===== design/flow/run.sh =====
#!/bin/bash
# the make line also repeats each setting of config.mk as NAME=value (left out here)
make -C /OpenROAD-flow-scripts/flow DESIGN_CONFIG=/design/flow/config.mk WORK_HOME=/design/flow/orfs CLKGATE_MAP_FILE= finish

===== design/flow/config.mk =====
export PLATFORM = sky130hd
export DESIGN_NAME = SelectionSort_custom_SIMD_instruction
export DESIGN_NICKNAME = SelectionSort_custom_SIMD_instruction
export VERILOG_FILES = /design/flow/design.v
export SDC_FILE = /design/flow/constraint.sdc
export NUM_CORES = 4
export LEC_CHECK = 0
export CAP_MARGIN = 35
export CORE_ASPECT_RATIO = 0.67
export CORE_MARGIN = 2
export CORE_UTILIZATION = 45
export CTS_CLUSTER_DIAMETER = 196
export CTS_CLUSTER_SIZE = 23
export GPL_ROUTABILITY_DRIVEN = 1
export HOLD_SLACK_MARGIN = 0.23
export MAX_ROUTING_LAYER = met4
export PLACE_DENSITY_LB_ADDON = 0.04
export SETUP_SLACK_MARGIN = -0.23
export SLEW_MARGIN = 40
export TNS_END_PERCENT = 85

===== design/flow/constraint.sdc =====
create_clock -name core_clock -period 2.46 [get_ports {clk}]
set_input_delay 0.4920 -clock core_clock [delete_from_list [all_inputs] [get_ports {clk}]]
set_output_delay 0.4920 -clock core_clock [all_outputs]
set_load 0.01 [all_outputs]

===== design/flow/design.v =====
module SelectionSort_custom_SIMD_instruction (clk, reset, 
	in_v, rd, vrd1, vrd2, 
		in_data, in_vdata1, in_vdata2, 
	out_v, out_rd, out_vrd1, out_vrd2, 
		out_data, out_vdata1, out_vdata2);
	input clk, reset;
	input in_v;
	input [4:0] rd;
	input [2:0] vrd1, vrd2;			
	input [32-1:0] in_data;
	input [256-1:0] in_vdata1, in_vdata2;	
	output out_v;
	output [4:0] out_rd;
	output [2:0] out_vrd1, out_vrd2;	
	output  [32-1:0] out_data;
	output [256-1:0] out_vdata1, out_vdata2;
	reg [13-1:0] valid_sr;
	reg [5*13-1:0] rd_sr; 
	reg [3*13-1:0] vrd1_sr, vrd2_sr;
	always @(posedge clk) begin
		if (reset) begin
			valid_sr<=0; rd_sr<=0; vrd1_sr<=0; vrd2_sr<=0;
		end else begin
			valid_sr<= (valid_sr<<1)|in_v;			
			  rd_sr <= (   rd_sr<<5)| rd;
			vrd1_sr <= ( vrd1_sr<<3)|vrd1; 
			vrd2_sr <= ( vrd2_sr<<3)|vrd2;
		end
	end
	assign out_v   =valid_sr[  13-1];
	assign out_rd  =   rd_sr[5*13-1-:5];
	assign out_vrd1= vrd1_sr[3*13-1-:3]; 
	assign out_vrd2= vrd2_sr[3*13-1-:3];
	wire [255:0] in_valid, out_valid;
	assign in_valid = in_v ? in_vdata1 : 0;
	assign out_vdata1 = out_v ? out_valid : 0;
	SelectionSort selection_sort(.clock(clk), .in(in_valid), .out(out_valid));
	assign out_data = 0;
	assign out_vdata2 = 0;
endmodule  
module SelectionSort
(
  input wire clock,
  input wire [255:0] in,
  output wire [255:0] out
);
  wire [31:0] in_array [7:0];
  wire [31:0] out_array [7:0];
  wire [31:0] intermediate [95:0];
  genvar i;
  for (i=0; i<8; i=i+1) begin
    assign in_array[i] = in[((i+1)*32)-1 -: 32];
  end
  genvar j;
  for (j=0; j<8; j=j+1) begin
    assign out[((j+1)*32)-1 -: 32] = out_array[j];
  end
  CAS_unit cas0_1(clock, in_array[0], in_array[1], intermediate[0], intermediate[1]);
  SR_module nopx_1(clock, in_array[2], intermediate[2]);
  SR_module nopx_2(clock, in_array[3], intermediate[3]);
  SR_module nopx_3(clock, in_array[4], intermediate[4]);
  SR_module nopx_4(clock, in_array[5], intermediate[5]);
  SR_module nopx_5(clock, in_array[6], intermediate[6]);
  SR_module nopx_6(clock, in_array[7], intermediate[7]);
  CAS_unit cas0_2(clock, intermediate[0], intermediate[2], intermediate[8], intermediate[10]);
  SR_module nopx_7(clock, intermediate[1], intermediate[9]);
  SR_module nopx_8(clock, intermediate[3], intermediate[11]);
  SR_module nopx_9(clock, intermediate[4], intermediate[12]);
  SR_module nopx_10(clock, intermediate[5], intermediate[13]);
  SR_module nopx_11(clock, intermediate[6], intermediate[14]);
  SR_module nopx_12(clock, intermediate[7], intermediate[15]);
  CAS_unit cas0_3(clock, intermediate[8], intermediate[11], intermediate[16], intermediate[19]);
  CAS_unit cas4(clock, intermediate[9], intermediate[10], intermediate[17], intermediate[18]);
  SR_module nopx_13(clock, intermediate[12], intermediate[20]);
  SR_module nopx_14(clock, intermediate[13], intermediate[21]);
  SR_module nopx_15(clock, intermediate[14], intermediate[22]);
  SR_module nopx_16(clock, intermediate[15], intermediate[23]);
  CAS_unit cas0_4(clock, intermediate[16], intermediate[20], intermediate[24], intermediate[28]);
  CAS_unit cas6(clock, intermediate[17], intermediate[19], intermediate[25], intermediate[27]);
  SR_module nop17(clock, intermediate[18], intermediate[26]);
  SR_module nop18(clock, intermediate[21], intermediate[29]);
  SR_module nop19(clock, intermediate[22], intermediate[30]);
  SR_module nop20(clock, intermediate[23], intermediate[31]);
  CAS_unit cas0_5(clock, intermediate[24], intermediate[29], intermediate[32], intermediate[37]);
  CAS_unit cas8(clock, intermediate[25], intermediate[28], intermediate[33], intermediate[36]);
  CAS_unit cas9(clock, intermediate[26], intermediate[27], intermediate[34], intermediate[35]);
  SR_module nop21(clock, intermediate[30], intermediate[38]);
  SR_module nop22(clock, intermediate[31], intermediate[39]);
  CAS_unit cas0_6(clock, intermediate[32], intermediate[38], intermediate[40], intermediate[46]);
  CAS_unit cas11(clock, intermediate[33], intermediate[37], intermediate[41], intermediate[45]);
  CAS_unit cas12(clock, intermediate[34], intermediate[36], intermediate[42], intermediate[44]);
  SR_module nop23(clock, intermediate[35], intermediate[43]);
  SR_module nop24(clock, intermediate[39], intermediate[47]);
  CAS_unit cas0_7(clock, intermediate[40], intermediate[47], intermediate[48], intermediate[55]);
  CAS_unit cas14(clock, intermediate[41], intermediate[46], intermediate[49], intermediate[54]);
  CAS_unit cas15(clock, intermediate[42], intermediate[45], intermediate[50], intermediate[53]);
  CAS_unit cas16(clock, intermediate[43], intermediate[44], intermediate[51], intermediate[52]);
  SR_module nop0_1(clock, intermediate[48], intermediate[56]);
  CAS_unit cas17(clock, intermediate[49], intermediate[55], intermediate[57], intermediate[63]);
  CAS_unit cas18(clock, intermediate[50], intermediate[54], intermediate[58], intermediate[62]);
  CAS_unit cas19(clock, intermediate[51], intermediate[53], intermediate[59], intermediate[61]);
  SR_module nop26(clock, intermediate[52], intermediate[60]);
  SR_module nop0_2(clock, intermediate[56], intermediate[64]);
  SR_module nop28(clock, intermediate[57], intermediate[65]);
  CAS_unit cas20(clock, intermediate[58], intermediate[63], intermediate[66], intermediate[71]);
  CAS_unit cas21(clock, intermediate[59], intermediate[62], intermediate[67], intermediate[70]);
  CAS_unit cas22(clock, intermediate[60], intermediate[61], intermediate[68], intermediate[69]);
  SR_module nop0_3(clock, intermediate[64], intermediate[72]);
  SR_module nop30(clock, intermediate[65], intermediate[73]);
  SR_module nop31(clock, intermediate[66], intermediate[74]);
  CAS_unit cas23(clock, intermediate[67], intermediate[71], intermediate[75], intermediate[79]);
  CAS_unit cas24(clock, intermediate[68], intermediate[70], intermediate[76], intermediate[78]);
  SR_module nop32(clock, intermediate[69], intermediate[77]);
  SR_module nop0_4(clock, intermediate[72], intermediate[80]);
  SR_module nop34(clock, intermediate[73], intermediate[81]);
  SR_module nop35(clock, intermediate[74], intermediate[82]);
  SR_module nop36(clock, intermediate[75], intermediate[83]);
  CAS_unit cas25(clock, intermediate[76], intermediate[79], intermediate[84], intermediate[87]);
  CAS_unit cas26(clock, intermediate[77], intermediate[78], intermediate[85], intermediate[86]);
  SR_module nop0_5(clock, intermediate[80], intermediate[88]);
  SR_module nop38(clock, intermediate[81], intermediate[89]);
  SR_module nop39(clock, intermediate[82], intermediate[90]);
  SR_module nop40(clock, intermediate[83], intermediate[91]);
  SR_module nop41(clock, intermediate[84], intermediate[92]);
  CAS_unit cas27(clock, intermediate[85], intermediate[87], intermediate[93], intermediate[95]);
  SR_module nop42(clock, intermediate[86], intermediate[94]);
  SR_module nop0_6(clock, intermediate[88], out_array[0]);
  SR_module nop44(clock, intermediate[89], out_array[1]);
  SR_module nop45(clock, intermediate[90], out_array[2]);
  SR_module nop46(clock, intermediate[91], out_array[3]);
  SR_module nop47(clock, intermediate[92], out_array[4]);
  SR_module nop48(clock, intermediate[93], out_array[5]);
  CAS_unit cas28(clock, intermediate[94], intermediate[95], out_array[6], out_array[7]);
endmodule
module CAS_unit(clk, inA, inB, outA, outB);
	input clk;
	input [31:0] inA;
	input [31:0] inB;
	output reg [31:0] outA;
	output reg [31:0] outB;
	always @(posedge clk) begin
		if (inA<inB) begin
			outA<=inA; outB<=inB;
		end else begin
			outB<=inA; outA<=inB;
		end
	end
endmodule  
module SR_module(clk, din, dout);
	input clk;
	input      [31:0] din;
	output reg [31:0] dout;
	always @(posedge clk) dout<=din;
endmodule  

==> results of run 1 <==
[timing repair]
item,4_1_cts,5_1_grt
endpoints found under the hold margin,280,45
setup endpoints to repair,1985,2015
buffers inserted,50,73
hold buffers,189,2
pin swaps,49,84
resized,478,754
cloned,24,61
[layer usage]
metal	global-route usage	wire length, um
met3	0.0204	8910
met5	-	0
met1	0.325	165000
met2	0.338	132000
met4	0.0359	4700
[layout make-up]
cell class              count  area (um^2)  share of cell area
diodes                      8         20.0            0.000132
clock buffers             182         4530              0.0299
clock inverters             4         42.5            0.000281
inverters                 873         3280              0.0216
multi-input cells        4931        46400               0.306
flip-flops and latches   3484        70000               0.461
well taps                3510         4390              0.0290
repair buffers           2457        23000               0.152
[stage by stage]
| step | hold slack, ns | cell area [um^2] | power (W) | util |
|---|---|---|---|---|
| after global placement | 0.310 | 139000 | 0.170 | 0.528 |
| after CTS | 0.233 | 148000 | 0.209 | 0.561 |
| after floorplan | 0.310 | 120000 | 0.135 | - |
| after global routing | 0.243 | 152000 | 0.235 | 0.576 |
| final | 0.278 | 152000 | 0.222 | 0.576 |
| after detailed placement | 0.312 | 139000 | 0.172 | 0.528 |
==> impl_metrics.tcl, run 1 <==
# implementation run metrics
set metrics [dict create \
    syn_avg_cell_area_um2 12.5 \
    end_kind "flip-flop" \
    place_inst 14913 \
    crit_start "selection_sort.cas0_6.outB[2]" \
    cp.arrival_ns 3.91 \
    ant_nets 0 \
    synth_flop_count 3484 \
    clock_sinks 3484 \
    cts-root-buf "clkbuf_16" \
    coreArea_um2 263000 \
    drt_iter0_markers 3451 \
    cts_tree "built" \
    yosysTopAreaCell "dfxtp_1" \
    hold_class "in2reg" \
    yosys-top-cells-count "dfxtp_1, mux2_2, inv_1" \
    drt-total-wl_um 310000 \
    path_class "reg2reg" \
    violations "setup timing" \
    r2r_end "selection_sort.cas14.outB[11]" \
    yosys-stat-cells 9544 \
    firstDrtPassIters 5 \
    status "failed layout checks" \
    most_common_cell "dfxtp_1" \
    cts_made_buffers 177 \
    antenna_found_initial 12 \
    crit_chain "inv_2 > ha_4 > a211o_1 > a31oi_4 > nor4_4 > o2111ai_4 > buf_6 > a2111oi_4 > nor4_4 > buf_6 > clkbuf_16 > mux2_2" \
    post_drt_wl_per_cell_um 20.1 \
    cap_violations 0 \
    htreeDepth 4 \
    fin_ws_ns -0.706 \
    clk_path_buf_depth 4 \
    path_buffers 4 \
    fp-row-count 154 \
    layout.cells.non_filler 15449 \
    pwr-share-clk 0.138 \
    maxPowerGroup "combinational cells" \
    simple_gate_share 0.0611 \
    finalClockPeriodUsage 1.29 \
    peakVddDrop_v 0.00100 \
    leakage_nw 69.7 \
    fillers 21763 \
    adder_share 0.0911 \
    ys_warn_count 4 \
    die_area_um2 269000 \
    synth.distinct_cells 56 \
    min_to "selection_sort.nopx_3.dout[15]" \
    cp-endpoint "selection_sort.cas14.outB[11]" \
    xor_share 0 \
    setup_viol 2049 \
    required_ns 3.21 \
    area_growth_pct 27.2 \
    fp.dieW_um 633 \
    worstReg2RegStart "selection_sort.cas0_6.outB[2]" \
    grt_pass1_vias 73223 \
    cp-start-kind "flip-flop" \
    whs_path_depth 2 \
    slew_headroom 0.470 \
    netlist_top_cells_area "dfxtp_1, mux2_2, ha_1" \
    die_h_um 425 \
    muxShareOfSynthArea 0.169 \
    path_clk_slew_ns 0.10 \
    r2r_slack_ns -0.71 \
    crit_cells 12 \
    comb_power_share 0.470 \
    place_congestion 0.857 \
    pre_cts_slack_ns -0.803 \
    drcViolationCount 0 \
    clock.latency.late_pin_ns 0.88 \
    maxSlewViolCount 0 \
    cpLargestDelayFamily "AND-OR/OR-AND gates" \
    ys_sh_aoi 0.0355 \
    grt_max_degree 93 \
    crit_path_top_delay_cell "nor4_4" \
    vias_per_cell 4.66 \
    netlist_logic_family_top "multiplexers" \
    dp_hpwl_um 227000 \
    netlist_area_um2 119000 \
    crit_fanout 5 \
    ys_chip_area_um2 119000 \
    p_seq_w 0.0871 \
    p_comb_w 0.105 \
    ys_dominant_reg_cell "dfxtp_1" \
    vias 71945 \
    rr_worst_depth 12 \
    rsz0062_at_grt "yes" \
    grt_first_pass_wirelength_um 441000 \
    p_switching_w 0.0745 \
    power_density_nw_per_um2 1470 \
    core_util_floorplan 0.453 \
    hold_violations 0 \
    nNetsFinal 13350 \
    clock.fmax_ghz 0.316 \
    io_pins 1114 \
    synth_seq_share 0.585 \
    critPathMaxStageDelay_ns 0.41 \
    gr-usage-all-layers 0.222 \
    overflow 0 \
    syn_inst 9544 \
    edf_count 0 \
    skew_ns 0.0529 \
    seqPwrFrac 0.392 \
    p_clk_w 0.0306 \
    io_buffers 537 \
    yosysTopAreaCellShare 0.585 \
    hold_path_startpoint "in_vdata1[143]" \
    tightest_slew_ns 0.787 \
    swShare 0.335 \
    setup_tns_ns -751.40 \
    async_flop_share 0 \
    internal-power_w 0.148 \
    period_minus_slack_ns 3.17 \
    log.warning_count 317 \
]
==> run 2, diff against run 1 <==
CORE_UTILIZATION = 65   (was 45)
CTS_CLUSTER_DIAMETER = 26   (was 196)
CTS_CLUSTER_SIZE = 77   (was 23)
MAX_ROUTING_LAYER = not set   (was met4)
SETUP_SLACK_MARGIN = -0.07   (was -0.23)
SLEW_MARGIN = 20   (was 40)
clock period = 1.97 ns   (was 2.46 ns; I/O delays follow)
==> impl_metrics.tcl, run 2 <==
# flow metrics
set metrics [dict create \
    most_common_cell "dfxtp_1" \
    syn_inst 9544 \
    io_buffers 537 \
    io_pins 1114 \
    xor_share 0 \
    clock_sinks 3484 \
    muxShareOfSynthArea 0.169 \
    netlist_logic_family_top "multiplexers" \
    lastStage "global routing" \
    die_area_um2 187000 \
    syn_avg_cell_area_um2 12.5 \
    synth_flop_count 3484 \
    dp_hpwl_um 247000 \
    ys_sh_aoi 0.0355 \
    core_util_floorplan 0.655 \
    adder_share 0.0911 \
    netlist_area_um2 119000 \
    async_flop_share 0 \
    place_congestion 0.975 \
    cts-root-buf "clkbuf_16" \
    status "stopped before the end" \
    place_inst 14180 \
    yosys-top-cells-count "dfxtp_1, mux2_2, inv_1" \
    yosysTopAreaCellShare 0.585 \
    coreArea_um2 182000 \
    edf_count 0 \
    cts_made_buffers 478 \
    ys_dominant_reg_cell "dfxtp_1" \
    yosys-stat-cells 9544 \
    synth_seq_share 0.585 \
    netlist_top_cells_area "dfxtp_1, mux2_2, ha_1" \
    ys_warn_count 4 \
    ys_chip_area_um2 119000 \
    htreeDepth 5 \
    die_h_um 354 \
    simple_gate_share 0.0611 \
    fp.dieW_um 527 \
    synth.distinct_cells 56 \
    fp-row-count 128 \
    placed_cell_area_um2 141000 \
    yosysTopAreaCell "dfxtp_1" \
    clk_path_buf_depth 4 \
]
run 2: timing repair:
action                                   CTS
resized                                  571
cloned                                    37
pin swaps                                 59
hold endpoints to repair                 403
buffers inserted                          57
endpoints found under the setup margin  2055
hold buffers                             298
run 2: metrics by stage:
stage,hold slack (ns),total power (W),setup WS (ns)
2_1_floorplan,0.310,0.172,-0.595
3_3_place_gp,0.310,0.218,-1.18
3_5_place_dp,0.312,0.223,-1.30
4_1_cts,0.232,0.328,-1.03
==> run 3, diff against run 2 <==
CAP_MARGIN = 20   (was 35)
CELL_PAD_IN_SITES_DETAIL_PLACEMENT = 2   (was not set)
CORE_ASPECT_RATIO = 1.23   (was 0.67)
CORE_MARGIN = 5   (was 2)
CORE_UTILIZATION = 69   (was 65)
CTS_CLUSTER_DIAMETER = 220   (was 26)
CTS_CLUSTER_SIZE = 33   (was 77)
HOLD_SLACK_MARGIN = not set   (was 0.23)
MAX_ROUTING_LAYER = met5   (was not set)
SETUP_SLACK_MARGIN = -0.23   (was -0.07)
SLEW_MARGIN = 5   (was 20)
clock period = 2.46 ns   (was 1.97 ns; I/O delays follow)
==> impl_metrics.tcl, run 3 <==
# flow metrics
set metrics [dict create \
    fp-row-count 169 \
    synth_flop_count 3484 \
    core_util_floorplan 0.692 \
    synth.distinct_cells 56 \
    io_pins 1114 \
    fp.dieW_um 385 \
    syn_avg_cell_area_um2 12.5 \
    lastStage "detailed placement" \
    io_buffers 537 \
    async_flop_share 0 \
    yosys-stat-cells 9544 \
    netlist_area_um2 119000 \
    yosys-top-cells-count "dfxtp_1, mux2_2, inv_1" \
    ys_sh_aoi 0.0355 \
    edf_count 0 \
    error_message "Error: detail_place.tcl, 38 bad optional access" \
    ys_chip_area_um2 119000 \
    adder_share 0.0911 \
    ys_warn_count 4 \
    xor_share 0 \
    yosysTopAreaCellShare 0.585 \
    most_common_cell "dfxtp_1" \
    yosysTopAreaCell "dfxtp_1" \
    status "stopped before the end" \
    syn_inst 9544 \
    netlist_top_cells_area "dfxtp_1, mux2_2, ha_1" \
    simple_gate_share 0.0611 \
    die_area_um2 181000 \
    place_congestion 0.918 \
    synth_seq_share 0.585 \
    die_h_um 471 \
    muxShareOfSynthArea 0.169 \
    coreArea_um2 172000 \
    ys_dominant_reg_cell "dfxtp_1" \
    netlist_logic_family_top "multiplexers" \
]
-- run 3: metrics by stage --
| stage | setup slack [ns] | hold WS, ns |
|---|---|---|
| floorplan | -0.230 | 0.310 |
| global placement | -0.822 | 0.310 |
==> run 4, diff against run 3 <==
CAP_MARGIN = 25   (was 20)
CELL_PAD_IN_SITES_DETAIL_PLACEMENT = not set   (was 2)
CELL_PAD_IN_SITES_GLOBAL_PLACEMENT = 3   (was not set)
CORE_ASPECT_RATIO = not set   (was 1.23)
CORE_MARGIN = 2   (was 5)
CORE_UTILIZATION = 71   (was 69)
CTS_CLUSTER_DIAMETER = 327   (was 220)
CTS_CLUSTER_SIZE = not set   (was 33)
GPL_ROUTABILITY_DRIVEN = not set   (was 1)
GPL_TIMING_DRIVEN = 1   (was not set)
MAX_ROUTING_LAYER = not set   (was met5)
PLACE_DENSITY_LB_ADDON = 0.26   (was 0.04)
SETUP_SLACK_MARGIN = 0.93   (was -0.23)
SLEW_MARGIN = 20   (was 5)
TNS_END_PERCENT = not set   (was 85)
clock period = 3.28 ns   (was 2.46 ns; I/O delays follow)
==> impl_metrics.tcl, run 4 <==
# flow metrics
set metrics [dict create \
    simple_gate_share 0.0611 \
    most_common_cell "dfxtp_1" \
    fp-row-count 150 \
    die_area_um2 171000 \
    async_flop_share 0 \
    core_util_floorplan 0.713 \
    netlist_top_cells_area "dfxtp_1, mux2_2, ha_1" \
    netlist_logic_family_top "multiplexers" \
    error_message "[ERROR FLW-0024] Place density exceeds 1.0 (current PLACE_DENSITY_LB_ADDON =  0.26). Please check if the value of  PLACE_DENSITY_LB_ADDON is between 0 and 0.99." \
    ys_chip_area_um2 119000 \
    muxShareOfSynthArea 0.169 \
    synth.distinct_cells 56 \
    syn_inst 9544 \
    yosys-stat-cells 9544 \
    status "stopped before the end" \
    yosysTopAreaCellShare 0.585 \
    edf_count 0 \
    die_h_um 414 \
    xor_share 0 \
    fp.dieW_um 414 \
    synth_seq_share 0.585 \
    adder_share 0.0911 \
    yosysTopAreaCell "dfxtp_1" \
    yosys-top-cells-count "dfxtp_1, mux2_2, inv_1" \
    lastStage "global placement without I/O" \
    coreArea_um2 167000 \
    ys_warn_count 4 \
    ys_sh_aoi 0.0355 \
    netlist_area_um2 119000 \
    synth_flop_count 3484 \
    ys_dominant_reg_cell "dfxtp_1" \
    syn_avg_cell_area_um2 12.5 \
]
==> run 5, diff against run 4 <==
ABC_AREA = 0   (was not set)
CAP_MARGIN = 20   (was 25)
CELL_PAD_IN_SITES_GLOBAL_PLACEMENT = 0   (was 3)
CORE_UTILIZATION = 40   (was 71)
CTS_CLUSTER_DIAMETER = not set   (was 327)
CTS_CLUSTER_SIZE = 56   (was not set)
GPL_ROUTABILITY_DRIVEN = 0   (was not set)
GPL_TIMING_DRIVEN = not set   (was 1)
HOLD_SLACK_MARGIN = 0.27   (was not set)
MAX_ROUTING_LAYER = met4   (was not set)
MIN_ROUTING_LAYER = met2   (was not set)
PLACE_DENSITY_LB_ADDON = not set   (was 0.26)
SETUP_SLACK_MARGIN = not set   (was 0.93)
clock period = 4.5 ns   (was 3.28 ns; I/O delays follow)
==> impl_metrics.tcl, run 5 <==
# implementation run metrics
set metrics [dict create \
    end_kind "output port" \
    area_growth_pct 17.3 \
    yosys-stat-cells 9544 \
    crit_chain "buf_12 > and2_1 > clkdlybuf4s50_1" \
    xor_share 0 \
    vias 91622 \
    coreArea_um2 297000 \
    p_total_w 0.116 \
    ys_sh_aoi 0.0355 \
    tightest_slew_ns 0.933 \
    path_buffers 2 \
    simple_gate_share 0.0611 \
    synth_flop_count 3484 \
    gr-usage-all-layers 0.285 \
    min_to "selection_sort.nop47.dout[27]" \
    r2r_end "selection_sort.cas4.outB[16]" \
    worstReg2RegStart "selection_sort.cas0_2.outB[1]" \
    whs_path_depth 0 \
    io_pins 1114 \
    cts-resized-gates 0 \
    path_class "reg2out" \
    register_area_um2 69800 \
    clk_path_buf_depth 4 \
    p_switching_w 0.0383 \
    rr_worst_depth 9 \
    leakage_nw 60.9 \
    synth_seq_share 0.585 \
    syn_avg_cell_area_um2 12.5 \
    io_buffers 537 \
    maxPowerGroup "registers" \
    netlist_logic_family_top "multiplexers" \
    postLayoutCellArea_um2 140000 \
    power_density_nw_per_um2 828 \
    crit_cells 3 \
    setup_viol 0 \
    yosysTopAreaCellShare 0.585 \
    crit_path_top_delay_cell "dfxtp_4" \
    grt_first_pass_wirelength_um 417000 \
    pre_cts_slack_ns 0.476 \
    die_h_um 550 \
    pwr-share-clk 0.258 \
    hold_path_startpoint "selection_sort.nop41.dout[27]" \
    p_comb_w 0.0368 \
    crit_fanout 94 \
    log.warning_count 318 \
    die_area_um2 302000 \
    setup_tns_ns 0 \
    skew_ns 0.0686 \
    cpLargestDelayFamily "buffers and inverters" \
    fp-row-count 200 \
    yosysTopAreaCell "dfxtp_1" \
    slew_headroom 0.375 \
    clock.fmax_ghz 0.265 \
    internal-power_w 0.0774 \
    firstDrtPassIters 15 \
    finalClockPeriodUsage 0.837 \
    crit_start "valid_sr[12]" \
    period_minus_slack_ns 3.77 \
    peakVddDrop_v 0.000538 \
    status "no timing/DRC/antenna violations" \
    most_common_cell "dfxtp_1" \
    cts_tree "built" \
    grt_pass1_vias 106172 \
    htreeDepth 5 \
    critPathMaxStageDelay_ns 0.68 \
    muxShareOfSynthArea 0.169 \
    comb_power_share 0.318 \
    cts_setup_buffers 0 \
    path_clk_slew_ns 0.06 \
    cts-root-buf "clkbuf_16" \
    fp.dieW_um 550 \
    ys_chip_area_um2 119000 \
    core_util_floorplan 0.402 \
    ys_warn_count 4 \
    required_ns 3.60 \
    hold_buffers 0 \
    seqPwrFrac 0.424 \
    post_drt_wl_per_cell_um 19.4 \
    edf_count 0 \
    cts_made_buffers 347 \
    cp.arrival_ns 2.87 \
    ant_nets 0 \
    netlist_top_cells_area "dfxtp_1, mux2_2, ha_1" \
    overflow 0 \
    drcViolationCount 0 \
    clock_sinks 3484 \
    clock.latency.late_pin_ns 0.95 \
    p_seq_w 0.0491 \
    adder_share 0.0911 \
    layout.area.comb_um2 43600 \
    cp-endpoint "out_vdata1[62]" \
    dp_hpwl_um 207000 \
    drt-total-wl_um 281000 \
    grt_max_degree 114 \
    hold_class "reg2reg" \
    cp-start-kind "flip-flop" \
    maxSlewViolCount 0 \
    utilization 0.471 \
    nNetsFinal 11671 \
    p_clk_w 0.0299 \
    swShare 0.331 \
    rsz0062_at_grt "no" \
    netlist_area_um2 119000 \
    yosys-top-cells-count "dfxtp_1, mux2_2, inv_1" \
    async_flop_share 0 \
    vias_per_cell 6.33 \
    fin_ws_ns 0.733 \
    cap_violations 0 \
    ys_dominant_reg_cell "dfxtp_1" \
    r2r_slack_ns 0.82 \
    fillers 26388 \
    placed_cell_area_um2 128000 \
    syn_inst 9544 \
    drt_iter0_markers 10197 \
    antenna_found_initial 0 \
    hold_violations 0 \
    synth.distinct_cells 56 \
]
[run 5: cell type report]
class,count,area share
diodes,13,0.000233
clock buffers,486,0.0716
clock inverters,146,0.0146
inverters,873,0.0234
multi-input cells,4931,0.312
flip-flops and latches,3484,0.499
well taps,3939,0.0353
repair buffers,608,0.0435
[run 5: per-stage QoR]
step | hold WS (ns) | std cells
finish | 0.277 | 14480
global route | 0.292 | 14467
CTS | 0.284 | 14467
detailed placement | 0.312 | 13835
global placement | 0.310 | 13835
floorplan | 0.310 | 9831
[run 5: per-layer routing]
metal / vias up / global-route usage / share of wire
met5: - / - / 0
met4: 0 / 0.0538 / 0.057
met3: 1766 / 0.393 / 0.45
met2: 24357 / 0.306 / 0.50
met1: 32760 / - / 0
li1: 32739 / - / -
==> run 6, diff against run 5 <==
ABC_AREA = not set   (was 0)
CAP_MARGIN = 35   (was 20)
CELL_PAD_IN_SITES_GLOBAL_PLACEMENT = not set   (was 0)
CORE_ASPECT_RATIO = 0.95   (was not set)
CORE_UTILIZATION = 70   (was 40)
CTS_CLUSTER_DIAMETER = 360   (was not set)
CTS_CLUSTER_SIZE = 23   (was 56)
GPL_ROUTABILITY_DRIVEN = 1   (was 0)
HOLD_SLACK_MARGIN = 0.23   (was 0.27)
MAX_ROUTING_LAYER = not set   (was met4)
MIN_ROUTING_LAYER = not set   (was met2)
TNS_END_PERCENT = 85   (was not set)
clock period = 2.46 ns   (was 4.5 ns; I/O delays follow)
==> impl_metrics.tcl, run 6 <==
# flow metrics
set metrics [dict create \
    dp_hpwl_um 237000 \
    synth_seq_share 0.585 \
    io_pins 1114 \
    ys_chip_area_um2 119000 \
    htreeDepth 4 \
    pre_cts_slack_ns -0.708 \
    cts-root-buf "clkbuf_16" \
    fp-row-count 147 \
    most_common_cell "dfxtp_1" \
    syn_inst 9544 \
    clock_sinks 3484 \
    netlist_logic_family_top "multiplexers" \
    yosys-top-cells-count "dfxtp_1, mux2_2, inv_1" \
    edf_count 0 \
    yosys-stat-cells 9544 \
    async_flop_share 0 \
    simple_gate_share 0.0611 \
    synth.distinct_cells 56 \
    yosysTopAreaCellShare 0.585 \
    fp.dieW_um 427 \
    core_util_floorplan 0.705 \
    clk_path_buf_depth 3 \
    status "stopped before the end" \
    ys_sh_aoi 0.0355 \
    yosysTopAreaCell "dfxtp_1" \
    cts_made_buffers 169 \
    lastStage "global routing" \
    ys_dominant_reg_cell "dfxtp_1" \
    coreArea_um2 169000 \
    die_area_um2 174000 \
    die_h_um 406 \
    syn_avg_cell_area_um2 12.5 \
    adder_share 0.0911 \
    netlist_area_um2 119000 \
    netlist_top_cells_area "dfxtp_1, mux2_2, ha_1" \
    ys_warn_count 4 \
    synth_flop_count 3484 \
    place_congestion 0.944 \
    xor_share 0 \
    io_buffers 537 \
    muxShareOfSynthArea 0.169 \
]
-- run 6: through the flow --
| step | cells | utilization | cell area, um^2 |
|---|---|---|---|
| after detailed placement | 13095 | 0.798 | 135000 |
| after global placement | 13095 | 0.798 | 135000 |
| after CTS | 13470 | 0.841 | 142000 |
| after floorplan | 9831 | - | 122000 |
-- run 6: timing repair --
item / CTS
endpoints found under the hold margin: 223
cloned: 13
buffers inserted: 18
endpoints found under the setup margin: 1980
hold buffers: 158
pin swaps: 13
gates resized: 331
==> run 7, diff against run 6 <==
CAP_MARGIN = 20   (was 35)
CELL_PAD_IN_SITES_GLOBAL_PLACEMENT = 2   (was not set)
CORE_ASPECT_RATIO = not set   (was 0.95)
CORE_UTILIZATION = 40   (was 70)
CTS_CLUSTER_DIAMETER = not set   (was 360)
CTS_CLUSTER_SIZE = not set   (was 23)
GPL_ROUTABILITY_DRIVEN = 0   (was 1)
HOLD_SLACK_MARGIN = not set   (was 0.23)
MAX_ROUTING_LAYER = met4   (was not set)
TNS_END_PERCENT = not set   (was 85)
clock period = 4.5 ns   (was 2.46 ns; I/O delays follow)
==> impl_metrics.tcl, run 7 <==
# implementation run metrics
set metrics [dict create \
    nNetsFinal 11672 \
    grt_first_pass_wirelength_um 433000 \
    cp-endpoint "out_vdata1[133]" \
    netlist_top_cells_area "dfxtp_1, mux2_2, ha_1" \
    post_drt_wl_per_cell_um 20.4 \
    syn_inst 9544 \
    p_comb_w 0.0387 \
    p_switching_w 0.0387 \
    maxSlewViolCount 0 \
    path_buffers 2 \
    dp_hpwl_um 235000 \
    p_total_w 0.118 \
    rr_worst_depth 9 \
    yosys-top-cells-count "dfxtp_1, mux2_2, inv_1" \
    min_to "selection_sort.nop18.dout[14]" \
    crit_fanout 163 \
    fp-row-count 200 \
    setup_viol 0 \
    p_clk_w 0.0316 \
    comb_power_share 0.328 \
    ys_warn_count 4 \
    vias 65248 \
    pwr-share-clk 0.268 \
    simple_gate_share 0.0611 \
    crit_start "valid_sr[12]" \
    io_buffers 537 \
    cts_tree "built" \
    coreArea_um2 297000 \
    ys_dominant_reg_cell "dfxtp_1" \
    period_minus_slack_ns 3.93 \
    place_inst 13820 \
    crit_cells 3 \
    overflow 0 \
    yosys-stat-cells 9544 \
    postLayoutCellArea_um2 141000 \
    muxShareOfSynthArea 0.169 \
    log.warning_count 322 \
    status "no timing/DRC/antenna violations" \
    end_kind "output port" \
    gr-usage-all-layers 0.199 \
    clock.fmax_ghz 0.254 \
    whs_path_depth 0 \
    io_pins 1114 \
    synth_seq_share 0.585 \
    cts-root-buf "clkbuf_16" \
    p_seq_w 0.0477 \
    ys_chip_area_um2 119000 \
    ant_nets 0 \
    async_flop_share 0 \
    power_density_nw_per_um2 839 \
    cpLargestDelayFamily "buffers and inverters" \
    r2r_end "selection_sort.cas0_4.outB[23]" \
    firstDrtPassIters 5 \
    drt-total-wl_um 296000 \
    skew_ns 0.0636 \
    swShare 0.328 \
    netlist_area_um2 119000 \
    worstReg2RegStart "selection_sort.nopx_13.dout[1]" \
    r2r_slack_ns 1.05 \
    internal-power_w 0.0794 \
    hold_class "reg2reg" \
    peakVddDrop_v 0.000565 \
    drt_iter0_markers 2382 \
    required_ns 3.60 \
    grt_util_met1 0.253 \
    grt_util_met2 0.325 \
    die_area_um2 302000 \
    vias_per_cell 4.49 \
    fp.dieW_um 550 \
    edf_count 0 \
    xor_share 0 \
    leakage_nw 61.3 \
    grt_pass1_vias 67051 \
    crit_path_top_delay_cell "dfxtp_4" \
    tightest_slew_ns 0.885 \
    holdWs_ns 0.291 \
    drcViolationCount 0 \
    clk_path_buf_depth 4 \
    finalClockPeriodUsage 0.874 \
    critPathMaxStageDelay_ns 0.67 \
    syn_avg_cell_area_um2 12.5 \
    antenna_found_initial 53 \
    cts-resized-gates 0 \
    yosysTopAreaCell "dfxtp_1" \
    ys_sh_aoi 0.0355 \
    netlist_logic_family_top "multiplexers" \
    most_common_cell "dfxtp_1" \
    path_class "reg2out" \
    clock_sinks 3484 \
    cts_made_buffers 363 \
    core_util_floorplan 0.402 \
    adder_share 0.0911 \
    area_growth_pct 18.0 \
    layout.cells.non_filler 14548 \
    synth_flop_count 3484 \
    htreeDepth 5 \
    yosysTopAreaCellShare 0.585 \
    cp.arrival_ns 3.03 \
    die_h_um 550 \
    cts_setup_buffers 0 \
    hold_buffers 0 \
    crit_chain "buf_12 > and2_1 > clkdlybuf4s50_1" \
    clock.latency.late_pin_ns 0.93 \
    maxPowerGroup "registers" \
    slew_headroom 0.404 \
    synth.distinct_cells 56 \
    rsz0062_at_grt "no" \
    hold_path_startpoint "selection_sort.nopx_14.dout[14]" \
    cap_violations 0 \
    cp-start-kind "flip-flop" \
    seqPwrFrac 0.404 \
    grt_max_degree 164 \
    busiest_layer "met2" \
    setup_tns_ns 0 \
    placed_cell_area_um2 128000 \
    hold_violations 0 \
    path_clk_slew_ns 0.06 \
    use_met3 0.0294 \
]
[run 7: cell type report]
| class | instances | area, um^2 |
|---|---|---|
| clock inverters | 149 | 2250 |
| multi-input cells | 4931 | 43600 |
| flip-flops and latches | 3484 | 69800 |
| inverters | 873 | 3280 |
| repair buffers | 593 | 5980 |
| clock buffers | 512 | 10700 |
| diodes | 67 | 168 |
| well taps | 3939 | 4930 |
| fillers | 26781 | 156000 |
[run 7: routing by layer]
metal,up-vias,wire (um)
met3,416,10800
met5,-,0
met1,30732,137000
met4,0,8460
li1,32985,-
met2,1115,140000
[run 7: metrics by stage]
| stage | util | worst slack, ns |
|---|---|---|
| final | 0.474 | 0.567 |
| after global routing | 0.474 | 0.318 |
| after detailed placement | 0.430 | 0.466 |
| after CTS | 0.474 | 0.432 |
| after floorplan | - | 1.01 |
| after global placement | 0.430 | 0.451 |
==> run 8, diff against run 7 <==
CELL_PAD_IN_SITES_GLOBAL_PLACEMENT = 1   (was 2)
CORE_ASPECT_RATIO = 1.4   (was not set)
CORE_MARGIN = 7   (was 2)
CORE_UTILIZATION = 61   (was 40)
GPL_ROUTABILITY_DRIVEN = not set   (was 0)
MAX_ROUTING_LAYER = not set   (was met4)
==> impl_metrics.tcl, run 8 <==
# implementation run metrics
set metrics [dict create \
    grt_first_pass_wirelength_um 408000 \
    syn_inst 9544 \
    rsz0062_at_grt "no" \
    vias 65990 \
    post_drt_wl_per_cell_um 21.0 \
    die_h_um 537 \
    overflow 0 \
    path_buffers 2 \
    crit_chain "buf_12 > and2_1 > clkdlybuf4s50_1" \
    gr-usage-all-layers 0.253 \
    antenna_found_initial 21 \
    muxShareOfSynthArea 0.169 \
    min_to "selection_sort.nop42.dout[22]" \
    cp-endpoint "out_vdata1[30]" \
    pwr-share-clk 0.237 \
    place_congestion 0.924 \
    firstDrtPassIters 5 \
    fillers 13495 \
    die_area_um2 208000 \
    netlist_logic_family_top "multiplexers" \
    setup_viol 0 \
    clk_path_buf_depth 4 \
    placed_cell_area_um2 126000 \
    nNetsFinal 11618 \
    cts-resized-gates 0 \
    p_clk_w 0.0266 \
    drt_iter0_markers 2683 \
    fp-row-count 191 \
    cp.arrival_ns 2.76 \
    htreeDepth 5 \
    critPathMaxStageDelay_ns 0.71 \
    p_comb_w 0.0378 \
    syn_avg_cell_area_um2 12.5 \
    ys_sh_aoi 0.0355 \
    simple_gate_share 0.0611 \
    hold_path_startpoint "selection_sort.cas26.outB[22]" \
    rr_worst_depth 9 \
    status "no timing/DRC/antenna violations" \
    path_class "reg2out" \
    r2r_end "selection_sort.cas4.outB[17]" \
    cts_tree "built" \
    cts_made_buffers 305 \
    async_flop_share 0 \
    vias_per_cell 5.06 \
    cpLargestDelayFamily "buffers and inverters" \
    yosys-top-cells-count "dfxtp_1, mux2_2, inv_1" \
    synth_flop_count 3484 \
    hold_violations 0 \
    setup_tns_ns 0 \
    layout.area.comb_um2 43600 \
    xor_share 0 \
    cap_violations 0 \
    drcViolationCount 0 \
    netlist_top_cells_area "dfxtp_1, mux2_2, ha_1" \
    crit_cells 3 \
    path_clk_slew_ns 0.06 \
    r2r_slack_ns 0.93 \
    internal-power_w 0.0754 \
    end_kind "output port" \
    yosys-stat-cells 9544 \
    ys_warn_count 4 \
    power_density_nw_per_um2 822 \
    fp.dieW_um 388 \
    p_switching_w 0.0368 \
    register_area_um2 69800 \
    seqPwrFrac 0.426 \
    whs_path_depth 0 \
    synth_seq_share 0.585 \
    fin_ws_ns 0.837 \
    place_inst 12490 \
    grt_max_degree 127 \
    skew_ns 0.0664 \
    maxSlewViolCount 0 \
    clock.fmax_ghz 0.273 \
    crit_fanout 62 \
    io_buffers 537 \
    postLayoutCellArea_um2 136000 \
    ys_chip_area_um2 119000 \
    required_ns 3.60 \
    finalClockPeriodUsage 0.814 \
    netlist_area_um2 119000 \
    yosysTopAreaCellShare 0.585 \
    clock.latency.late_pin_ns 0.85 \
    coreArea_um2 194000 \
    p_seq_w 0.0477 \
    slew_headroom 0.352 \
    crit_path_top_delay_cell "dfxtp_4" \
    ant_nets 0 \
    comb_power_share 0.337 \
    cts-root-buf "clkbuf_16" \
    cts_setup_buffers 0 \
    period_minus_slack_ns 3.66 \
    swShare 0.328 \
    layout.cells.non_filler 13050 \
    yosysTopAreaCell "dfxtp_1" \
    crit_start "valid_sr[12]" \
    leakage_nw 59.9 \
    hold_class "reg2reg" \
    log.warning_count 320 \
    synth.distinct_cells 56 \
    maxPowerGroup "registers" \
    core_util_floorplan 0.615 \
    drt-total-wl_um 274000 \
    grt_pass1_vias 69022 \
    peakVddDrop_v 0.000717 \
    io_pins 1114 \
    cp-start-kind "flip-flop" \
    hold_buffers 0 \
    dp_hpwl_um 213000 \
    adder_share 0.0911 \
    pre_cts_slack_ns 0.458 \
    most_common_cell "dfxtp_1" \
    worstReg2RegStart "selection_sort.cas0_2.outB[1]" \
    ys_dominant_reg_cell "dfxtp_1" \
    edf_count 0 \
    tightest_slew_ns 0.948 \
    clock_sinks 3484 \
    area_growth_pct 14.4 \
]
-- run 8: metal layers --
metal	wire, um	global-route usage
met1	109000	0.286
met5	13	0
met4	15900	0.128
met2	138000	0.464
met3	10600	0.0388
-- run 8: area by class of cell --
cell class,count,area share
flip-flops and latches,3484,0.512
multi-input cells,4931,0.320
clock buffers,415,0.0641
repair buffers,597,0.0441
inverters,873,0.0240
well taps,2605,0.0239
clock inverters,117,0.0117
diodes,28,0.000514
-- run 8: stage by stage --
step | hold slack, ns | utilization | power [W]
2_1_floorplan | 0.310 | - | 0.0738
5_1_grt | 0.325 | 0.703 | 0.118
4_1_cts | 0.310 | 0.703 | 0.113
3_3_place_gp | 0.310 | 0.650 | 0.0849
6_report | 0.306 | 0.703 | 0.112
3_5_place_dp | 0.312 | 0.650 | 0.0858
==> run 9, diff against run 8 <==
ABC_AREA = 1   (was not set)
CELL_PAD_IN_SITES_GLOBAL_PLACEMENT = not set   (was 1)
CORE_ASPECT_RATIO = not set   (was 1.4)
CORE_MARGIN = 2   (was 7)
CORE_UTILIZATION = 72   (was 61)
PLACE_DENSITY_LB_ADDON = 0.19   (was not set)
TNS_END_PERCENT = 5   (was not set)
clock period = 1.41 ns   (was 4.5 ns; I/O delays follow)
==> impl_metrics.tcl, run 9 <==
# flow metrics
set metrics [dict create \
    error_message "[ERROR GRT-0232] Routing congestion too high. Check the congestion heatmap in the GUI." \
    core_util_floorplan 0.724 \
    xor_share 0 \
    status "stopped before the end" \
    muxShareOfSynthArea 0 \
    lastStage "global routing" \
    die_area_um2 178000 \
    coreArea_um2 174000 \
    simple_gate_share 0.233 \
    yosysTopAreaCellShare 0.554 \
    yosys-stat-cells 14648 \
    gr-usage-all-layers 0.788 \
    dp_hpwl_um 285000 \
    io_pins 1114 \
    syn_avg_cell_area_um2 8.59 \
    netlist_logic_family_top "simple AND/OR/NAND/NOR gates" \
    io_buffers 537 \
    syn_inst 14648 \
    fp-row-count 153 \
    synth_flop_count 3484 \
    synth_seq_share 0.554 \
    htreeDepth 5 \
    ys_sh_aoi 0.0264 \
    cts-root-buf "clkbuf_16" \
    edf_count 0 \
    placed_cell_area_um2 147000 \
    overflow 1008 \
    synth.distinct_cells 34 \
    clk_path_buf_depth 4 \
    cts_made_buffers 333 \
    most_common_cell "nand2_1" \
    netlist_top_cells_area "dfxtp_1, nand2_1, ha_1" \
    yosys-top-cells-count "nand2_1, dfxtp_1, nand3_1" \
    netlist_area_um2 126000 \
    pre_cts_slack_ns -1.12 \
    fp.dieW_um 422 \
    ys_warn_count 4 \
    die_h_um 422 \
    ys_dominant_reg_cell "dfxtp_1" \
    ys_chip_area_um2 126000 \
    clock_sinks 3484 \
    place_congestion 1.00 \
    adder_share 0.0863 \
    yosysTopAreaCell "dfxtp_1" \
    async_flop_share 0 \
]
## run 9: layer usage
layer / track usage / overflow
met1: 0.777 / 81
met2: 0.948 / 474
met3: 0.652 / 89
met4: 0.774 / 357
met5: 0.427 / 7
## run 9: timing repair
action / CTS
buffers inserted: 2
hold buffers: 200
gates cloned: 4
setup endpoints to repair: 2060
hold endpoints to repair: 367
gates resized: 107
## run 9: metrics by stage
stage / total power (W) / hold slack, ns / util / setup TNS (ns) / std cells
after CTS: 0.404 / 0.000394 / 0.922 / -2000.28 / 19781
after detailed placement: 0.301 / 0.312 / 0.846 / -1424.38 / 19001
after global placement: 0.291 / 0.310 / 0.846 / -1207.77 / 19001
after floorplan: 0.227 / 0.310 / - / -584.52 / 14935
==> run 10, diff against run 9 <==
ABC_AREA = not set   (was 1)
CAP_MARGIN = 35   (was 20)
CORE_ASPECT_RATIO = 0.67   (was not set)
CORE_UTILIZATION = 70   (was 72)
CTS_CLUSTER_DIAMETER = 26   (was not set)
CTS_CLUSTER_SIZE = 57   (was not set)
GPL_ROUTABILITY_DRIVEN = 1   (was not set)
HOLD_SLACK_MARGIN = 0.23   (was not set)
PLACE_DENSITY_LB_ADDON = 0.04   (was 0.19)
SETUP_SLACK_MARGIN = -0.07   (was not set)
TNS_END_PERCENT = 85   (was 5)
clock period = 1.97 ns   (was 1.41 ns; I/O delays follow)
==> impl_metrics.tcl, run 10 <==
# flow metrics
set metrics [dict create \
    clk_path_buf_depth 4 \
    status "stopped before the end" \
    yosys-top-cells-count "dfxtp_1, mux2_2, inv_1" \
    io_pins 1114 \
    synth.distinct_cells 56 \
    netlist_top_cells_area "dfxtp_1, mux2_2, ha_1" \
    yosysTopAreaCell "dfxtp_1" \
    clock_sinks 3484 \
    coreArea_um2 169000 \
    async_flop_share 0 \
    place_congestion 0.966 \
    most_common_cell "dfxtp_1" \
    ys_dominant_reg_cell "dfxtp_1" \
    htreeDepth 5 \
    lastStage "global routing" \
    synth_flop_count 3484 \
    placed_cell_area_um2 141000 \
    synth_seq_share 0.585 \
    pre_cts_slack_ns -1.35 \
    simple_gate_share 0.0611 \
    gr-usage-all-layers 0.793 \
    ys_sh_aoi 0.0355 \
    netlist_logic_family_top "multiplexers" \
    cts-root-buf "clkbuf_16" \
    die_h_um 342 \
    error_message "[ERROR GRT-0232] Routing congestion too high. Check the congestion heatmap in the GUI." \
    adder_share 0.0911 \
    syn_inst 9544 \
    yosysTopAreaCellShare 0.585 \
    yosys-stat-cells 9544 \
    syn_avg_cell_area_um2 12.5 \
    overflow 525 \
    edf_count 0 \
    fp-row-count 123 \
    io_buffers 537 \
    cts_made_buffers 462 \
    xor_share 0 \
    dp_hpwl_um 251000 \
    core_util_floorplan 0.707 \
    netlist_area_um2 119000 \
    ys_chip_area_um2 119000 \
    fp.dieW_um 508 \
    muxShareOfSynthArea 0.169 \
    die_area_um2 174000 \
    ys_warn_count 4 \
]
run 10: metal layers:
metal / track usage / overflow
met1: 0.770 / 10
met3: 0.664 / 10
met4: 0.804 / 222
met2: 0.955 / 283
met5: 0.410 / 0
run 10: what timing repair did:
| action | 4_1_cts |
|---|---|
| hold buffers | 317 |
| endpoints found under the setup margin | 2060 |
| setup buffers | 24 |
| hold endpoints to repair | 412 |
| gates cloned | 19 |
| pin swaps | 47 |
| resized | 367 |
run 10: stage by stage:
step,hold WS [ns],instances,TNS (ns)
floorplan,0.310,9831,-758.88
global placement,0.310,13993,-1306.39
CTS,0.231,15201,-1808.04
detailed placement,0.312,13993,-1445.70
==> run 11, diff against run 10 <==
CAP_MARGIN = 20   (was 35)
CORE_ASPECT_RATIO = not set   (was 0.67)
CORE_UTILIZATION = 65   (was 70)
CTS_CLUSTER_DIAMETER = not set   (was 26)
CTS_CLUSTER_SIZE = not set   (was 57)
GPL_ROUTABILITY_DRIVEN = not set   (was 1)
HOLD_SLACK_MARGIN = not set   (was 0.23)
PLACE_DENSITY_LB_ADDON = not set   (was 0.04)
SETUP_SLACK_MARGIN = not set   (was -0.07)
TNS_END_PERCENT = not set   (was 85)
clock period = 1.79 ns   (was 1.97 ns; I/O delays follow)
==> impl_metrics.tcl, run 11 <==
# flow metrics
set metrics [dict create \
    status "stopped before the end" \
    lastStage "global routing" \
    cts-root-buf "clkbuf_16" \
    ys_sh_aoi 0.0355 \
    die_area_um2 187000 \
    most_common_cell "dfxtp_1" \
    io_buffers 537 \
    synth_seq_share 0.585 \
    dp_hpwl_um 240000 \
    core_util_floorplan 0.652 \
    edf_count 0 \
    clock_sinks 3484 \
    fp.dieW_um 432 \
    syn_inst 9544 \
    syn_avg_cell_area_um2 12.5 \
    htreeDepth 5 \
    yosysTopAreaCell "dfxtp_1" \
    ys_warn_count 4 \
    yosys-stat-cells 9544 \
    netlist_top_cells_area "dfxtp_1, mux2_2, ha_1" \
    yosysTopAreaCellShare 0.585 \
    netlist_logic_family_top "multiplexers" \
    xor_share 0 \
    die_h_um 432 \
    coreArea_um2 183000 \
    yosys-top-cells-count "dfxtp_1, mux2_2, inv_1" \
    clk_path_buf_depth 4 \
    adder_share 0.0911 \
    ys_dominant_reg_cell "dfxtp_1" \
    muxShareOfSynthArea 0.169 \
    fp-row-count 157 \
    synth.distinct_cells 56 \
    async_flop_share 0 \
    cts_made_buffers 336 \
    synth_flop_count 3484 \
    place_congestion 0.957 \
    ys_chip_area_um2 119000 \
    netlist_area_um2 119000 \
    simple_gate_share 0.0611 \
    io_pins 1114 \
]
==> run 11: through the flow <==
step           instance area [um^2]  cells  hold WS (ns)  setup WS, ns
4_1_cts                      158000  15061       0.00142         -1.19
3_5_place_dp                 142000  14218         0.312         -1.31
3_3_place_gp                 142000  14218         0.310         -1.26
2_1_floorplan                121000   9831         0.310        -0.775
==> run 11: timing repair <==
item                                   4_1_cts
setup endpoints to repair                 2060
gates cloned                                35
resized                                    648
endpoints found under the hold margin      198
pin swaps                                   50
buffers inserted                            71
hold buffers                               155
==> run 12, diff against run 11 <==
CAP_MARGIN = 35   (was 20)
CELL_PAD_IN_SITES_DETAIL_PLACEMENT = 0   (was not set)
CELL_PAD_IN_SITES_GLOBAL_PLACEMENT = 1   (was not set)
CORE_ASPECT_RATIO = 1.17   (was not set)
CORE_MARGIN = 6   (was 2)
CORE_UTILIZATION = 43   (was 65)
CTS_CLUSTER_DIAMETER = 104   (was not set)
CTS_CLUSTER_SIZE = 29   (was not set)
MIN_ROUTING_LAYER = met2   (was not set)
SLEW_MARGIN = 10   (was 20)
TNS_END_PERCENT = 45   (was not set)
clock period = 4.09 ns   (was 1.79 ns; I/O delays follow)
==> impl_metrics.tcl, run 12 <==
# implementation run metrics
set metrics [dict create \
    netlist_area_um2 119000 \
    maxSlewViolCount 0 \
    crit_fanout 4 \
    yosysTopAreaCell "dfxtp_1" \
    coreArea_um2 275000 \
    yosys-top-cells-count "dfxtp_1, mux2_2, inv_1" \
    period_minus_slack_ns 3.55 \
    nNetsFinal 11477 \
    drcViolationCount 0 \
    clock.fmax_ghz 0.282 \
    setup_tns_ns 0 \
    cts-root-buf "clkbuf_16" \
    firstDrtPassIters 6 \
    synth.distinct_cells 56 \
    clock_sinks 3484 \
    most_common_cell "dfxtp_1" \
    crit_path_top_delay_cell "dfxtp_1" \
    cts_made_buffers 149 \
    grt_first_pass_wirelength_um 444000 \
    holdWs_ns 0.304 \
    io_pins 1114 \
    drt_iter0_markers 9311 \
    worstReg2RegStart "selection_sort.cas20.outB[0]" \
    drt-total-wl_um 308000 \
    edf_count 0 \
    ys_warn_count 4 \
    overflow 0 \
    internal-power_w 0.0734 \
    r2r_slack_ns 0.54 \
    netlist_top_cells_area "dfxtp_1, mux2_2, ha_1" \
    r2r_end "selection_sort.cas23.outA[0]" \
    end_kind "flip-flop" \
    simple_gate_share 0.0611 \
    slew_headroom 0.404 \
    io_buffers 537 \
    async_flop_share 0 \
    comb_power_share 0.386 \
    die_h_um 581 \
    pwr-share-clk 0.154 \
    cp.arrival_ns 4.21 \
    cts_setup_buffers 0 \
    ys_dominant_reg_cell "dfxtp_1" \
    utilization 0.479 \
    yosys-stat-cells 9544 \
    vias 89218 \
    hold_path_startpoint "selection_sort.cas20.outA[25]" \
    cap_violations 0 \
    yosysTopAreaCellShare 0.585 \
    grt_pass1_vias 101831 \
    peakVddDrop_v 0.000702 \
    p_switching_w 0.0414 \
    clk_path_buf_depth 4 \
    path_buffers 1 \
    fillers 24845 \
    p_seq_w 0.0528 \
    path_class "reg2reg" \
    rsz0062_at_grt "no" \
    critPathMaxStageDelay_ns 0.76 \
    fp-row-count 208 \
    clock.latency.late_pin_ns 0.88 \
    maxPowerGroup "registers" \
    cpLargestDelayFamily "AND-OR/OR-AND gates" \
    area_growth_pct 10.6 \
    synth_seq_share 0.585 \
    rr_worst_depth 8 \
    status "no timing/DRC/antenna violations" \
    cp-start-kind "flip-flop" \
    vias_per_cell 6.45 \
    hold_violations 0 \
    cts_tree "built" \
    skew_ns 0.0584 \
    log.warning_count 326 \
    netlist_logic_family_top "multiplexers" \
    xor_share 0 \
    muxShareOfSynthArea 0.169 \
    required_ns 4.76 \
    power_density_nw_per_um2 871 \
    leakage_nw 57.1 \
    crit_chain "nand2b_1 > a2111oi_0 > nor3_1 > a221oi_1 > o21ai_1 > buf_4 > a31oi_4 > mux2_1" \
    grt_max_degree 148 \
    cts-resized-gates 0 \
    syn_avg_cell_area_um2 12.5 \
    gr-usage-all-layers 0.308 \
    ys_sh_aoi 0.0355 \
    crit_cells 8 \
    synth_flop_count 3484 \
    htreeDepth 4 \
    hold_buffers 0 \
    swShare 0.361 \
    core_util_floorplan 0.433 \
    antenna_found_initial 0 \
    p_clk_w 0.0177 \
    cp-endpoint "selection_sort.cas23.outA[0]" \
    crit_start "selection_sort.cas20.outB[0]" \
    fp.dieW_um 499 \
    syn_inst 9544 \
    hold_class "reg2reg" \
    ys_chip_area_um2 119000 \
    dp_hpwl_um 239000 \
    whs_path_depth 0 \
    adder_share 0.0911 \
    ant_nets 0 \
    place_congestion 0.931 \
    finalClockPeriodUsage 0.867 \
    die_area_um2 290000 \
    path_clk_slew_ns 0.11 \
    p_comb_w 0.0444 \
    setup_viol 0 \
    min_to "selection_sort.nop31.dout[25]" \
    post_drt_wl_per_cell_um 22.2 \
    tightest_slew_ns 0.884 \
    seqPwrFrac 0.460 \
]
run 12: area by class of cell:
class	count	area [um^2]	share of cell area
clock buffers	162	3900	0.0296
multi-input cells	4931	43600	0.331
flip-flops and latches	3484	69800	0.529
inverters	873	3280	0.0249
clock inverters	19	302	0.00229
diodes	86	215	0.00163
repair buffers	612	6190	0.0469
well taps	3675	4600	0.0349
run 12: stage by stage:
stage,worst slack (ns),std cells,total power [W],cell area [um^2]
6_report,0.544,13842,0.115,132000
5_1_grt,0.180,13756,0.123,132000
4_1_cts,0.506,13752,0.114,132000
3_5_place_dp,0.362,13571,0.0965,127000
3_3_place_gp,0.272,13569,0.0962,127000
2_1_floorplan,0.683,9831,0.0812,120000
run 12: layer usage:
layer  global-route usage  routed length, um  vias to the layer above
met5               0.0332                736                        -
met2                0.381             164000                    23676
li1                     -                  -                    32147
met4               0.0384              16100                       20
met3                0.420             127000                     1226
met1                    -                  0                    32149
==> run 13, diff against run 12 <==
ABC_AREA = 1   (was not set)
CAP_MARGIN = 20   (was 35)
CELL_PAD_IN_SITES_DETAIL_PLACEMENT = not set   (was 0)
CELL_PAD_IN_SITES_GLOBAL_PLACEMENT = not set   (was 1)
CORE_ASPECT_RATIO = not set   (was 1.17)
CORE_MARGIN = 2   (was 6)
CORE_UTILIZATION = 72   (was 43)
CTS_CLUSTER_DIAMETER = 394   (was 104)
CTS_CLUSTER_SIZE = not set   (was 29)
MIN_ROUTING_LAYER = not set   (was met2)
PLACE_DENSITY = 0.39   (was not set)
SLEW_MARGIN = 20   (was 10)
TNS_END_PERCENT = not set   (was 45)
clock period = 1.28 ns   (was 4.09 ns; I/O delays follow)
==> impl_metrics.tcl, run 13 <==
# flow metrics
set metrics [dict create \
    status "stopped before the end" \
    lastStage "global routing" \
    error_message "[ERROR GRT-0116] Global routing finished with congestion. Check the congestion regions in the DRC Viewer." \
    ys_sh_aoi 0.0264 \
    netlist_area_um2 126000 \
    syn_avg_cell_area_um2 8.59 \
    placed_cell_area_um2 148000 \
    edf_count 0 \
    fp.dieW_um 422 \
    muxShareOfSynthArea 0 \
    netlist_logic_family_top "simple AND/OR/NAND/NOR gates" \
    ys_chip_area_um2 126000 \
    ys_warn_count 4 \
    adder_share 0.0863 \
    io_buffers 537 \
    clk_path_buf_depth 4 \
    yosysTopAreaCellShare 0.554 \
    clock_sinks 3484 \
    cts_made_buffers 329 \
    syn_inst 14648 \
    ys_dominant_reg_cell "dfxtp_1" \
    io_pins 1114 \
    yosysTopAreaCell "dfxtp_1" \
    core_util_floorplan 0.724 \
    fp-row-count 153 \
    synth_flop_count 3484 \
    coreArea_um2 174000 \
    async_flop_share 0 \
    die_h_um 422 \
    yosys-stat-cells 14648 \
    gr-usage-all-layers 0.750 \
    die_area_um2 178000 \
    place_congestion 1.01 \
    yosys-top-cells-count "nand2_1, dfxtp_1, nand3_1" \
    synth_seq_share 0.554 \
    xor_share 0 \
    most_common_cell "nand2_1" \
    cts-root-buf "clkbuf_16" \
    synth.distinct_cells 34 \
    netlist_top_cells_area "dfxtp_1, nand2_1, ha_1" \
    simple_gate_share 0.233 \
    overflow 376 \
    dp_hpwl_um 282000 \
    htreeDepth 5 \
]
==> run 13: routing by layer <==
layer | global-route usage | GRT overflow
met1 | 0.733 | 34
met2 | 0.940 | 153
met3 | 0.574 | 40
met4 | 0.762 | 147
met5 | 0.344 | 2
==> run 13: metrics by stage <==
stage / TNS (ns) / worst slack, ns / std cells / hold WS, ns / util
detailed placement: -1673.03 / -1.25 / 18994 / 0.312 / 0.853
global placement: -1484.02 / -1.14 / 18994 / 0.310 / 0.853
CTS: -2085.25 / -1.46 / 19836 / 0.000115 / 0.935
floorplan: -831.36 / -0.763 / 14935 / 0.310 / -
==> run 13: timing repair <==
action	CTS
cloned	8
gates resized	589
pin swaps	15
hold endpoints to repair	376
endpoints found under the setup margin	2060
setup buffers	35
hold buffers	234
==> run 14, diff against run 13 <==
ABC_AREA = not set   (was 1)
CTS_CLUSTER_DIAMETER = not set   (was 394)
CTS_CLUSTER_SIZE = 21   (was not set)
PLACE_DENSITY = not set   (was 0.39)
clock period = 2.72 ns   (was 1.28 ns; I/O delays follow)
==> impl_metrics.tcl, run 14 <==
# implementation run metrics
set metrics [dict create \
    synth_flop_count 3484 \
    area_growth_pct 27.9 \
    cap_violations 0 \
    placed_cell_area_um2 129000 \
    critPathMaxStageDelay_ns 0.98 \
    p_clk_w 0.0483 \
    xor_share 0 \
    yosysTopAreaCellShare 0.585 \
    yosys-stat-cells 9544 \
    cts_tree "built" \
    r2r_end "selection_sort.cas21.outB[6]" \
    crit_chain "inv_1 > ha_1 > nand2_1 > nor4_4 > o2111ai_4 > buf_6 > a21oi_4 > nor4_4 > buf_6 > buf_4 > buf_8 > mux2_4" \
    status "failed layout checks" \
    setup_viol 1710 \
    yosysTopAreaCell "dfxtp_1" \
    cp.arrival_ns 5.16 \
    comb_power_share 0.465 \
    power_density_nw_per_um2 1620 \
    path_class "reg2reg" \
    syn_avg_cell_area_um2 12.5 \
    overflow 0 \
    layout.area.comb_um2 49100 \
    place_congestion 0.938 \
    grt_max_degree 123 \
    pwr-share-clk 0.196 \
    ys_chip_area_um2 119000 \
    grt_first_pass_wirelength_um 509000 \
    netlist_logic_family_top "multiplexers" \
    peakVddDrop_v 0.00142 \
    whs_path_depth 4 \
    ys_dominant_reg_cell "dfxtp_1" \
    grt_pass1_vias 81782 \
    maxPowerGroup "combinational cells" \
    fillers 4676 \
    most_common_cell "dfxtp_1" \
    htreeDepth 5 \
    internal-power_w 0.155 \
    netlist_area_um2 119000 \
    dp_hpwl_um 210000 \
    core_util_floorplan 0.724 \
    skew_ns 0.0790 \
    drt_iter0_markers 9697 \
    p_comb_w 0.114 \
    adder_share 0.0911 \
    cts-root-buf "clkbuf_16" \
    fp-row-count 149 \
    cp-endpoint "selection_sort.cas21.outB[6]" \
    die_h_um 411 \
    fin_ws_ns -1.60 \
    holdWs_ns 0.0548 \
    path_buffers 5 \
    fp.dieW_um 411 \
    coreArea_um2 165000 \
    hold_violations 0 \
    worstReg2RegStart "selection_sort.cas18.outB[4]" \
    drt-total-wl_um 448000 \
    die_area_um2 169000 \
    firstDrtPassIters 9 \
    clock.latency.late_pin_ns 1.02 \
    period_minus_slack_ns 4.32 \
    drcViolationCount 0 \
    ys_warn_count 4 \
    violations "setup timing" \
    yosys-top-cells-count "dfxtp_1, mux2_2, inv_1" \
    leakage_nw 70.8 \
    cp-start-kind "flip-flop" \
    finalClockPeriodUsage 1.59 \
    log.warning_count 323 \
    muxShareOfSynthArea 0.169 \
    ys_sh_aoi 0.0355 \
    vias 85752 \
    simple_gate_share 0.0611 \
    hold_path_startpoint "in_v" \
    r2r_slack_ns -1.60 \
    rsz0062_at_grt "yes" \
    seqPwrFrac 0.339 \
    syn_inst 9544 \
    nNetsFinal 12458 \
    slew_headroom 0.245 \
    tightest_slew_ns 1.12 \
    setup_tns_ns -467.09 \
    path_clk_slew_ns 0.06 \
    edf_count 0 \
    rr_worst_depth 12 \
    swShare 0.372 \
    min_to "selection_sort.cas0_1.outA[1]" \
    crit_cells 12 \
    crit_path_top_delay_cell "nor4_4" \
    p_seq_w 0.0836 \
    clock_sinks 3484 \
    crit_start "selection_sort.cas18.outB[4]" \
    synth.distinct_cells 56 \
    maxSlewViolCount 0 \
    required_ns 3.56 \
    clock.fmax_ghz 0.231 \
    post_drt_wl_per_cell_um 33.2 \
    cts_made_buffers 330 \
    ant_nets 0 \
    postLayoutCellArea_um2 152000 \
    hold_class "in2reg" \
    io_buffers 537 \
    clk_path_buf_depth 4 \
    register_area_um2 70100 \
    gr-usage-all-layers 0.403 \
    io_pins 1114 \
    cpLargestDelayFamily "simple AND/OR/NAND/NOR gates" \
    end_kind "flip-flop" \
    crit_fanout 6 \
    vias_per_cell 6.36 \
    netlist_top_cells_area "dfxtp_1, mux2_2, ha_1" \
    p_switching_w 0.0916 \
    synth_seq_share 0.585 \
    async_flop_share 0 \
    antenna_found_initial 79 \
]
==> run 14: what timing repair did <==
item | in CTS | in global routing
pin swaps | 87 | 183
hold buffers | 0 | 0
gates cloned | 62 | 116
setup endpoints to repair | 1683 | 1949
resized | 953 | 1560
buffers inserted | 96 | 129
==> run 14: routing by layer <==
layer | routed length, um | part of all wire | vias to the layer above | global-route usage
li1 | - | - | 34547 | -
met1 | 142000 | 0.32 | 41101 | 0.435
met2 | 206000 | 0.46 | 6845 | 0.708
met3 | 46400 | 0.10 | 3163 | 0.0797
met4 | 51500 | 0.12 | 96 | 0.285
met5 | 1080 | 0.0024 | - | 0
==> run 14: cell type report <==
| cell class | instances | area share |
|---|---|---|
| antenna | 29 | 0.000476 |
| timing repair buffer | 1411 | 0.106 |
| clock inverter | 104 | 0.00939 |
| inverter | 873 | 0.0216 |
| multi-input combinational | 4932 | 0.322 |
| tap | 2189 | 0.0180 |
| clock buffer | 458 | 0.0622 |
| sequential | 3484 | 0.460 |
==> run 14: metrics by stage <==
step	power (W)	setup WS, ns	instances	utilization
floorplan	0.122	0.00343	9831	-
global placement	0.143	-0.390	12526	0.786
detailed placement	0.146	-0.506	12526	0.786
CTS	0.208	-0.313	13240	0.879
global route	0.249	-1.36	13460	0.926
finish	0.246	-1.60	13480	0.926
No activity file was given, so power comes from the tool's default toggle rates.
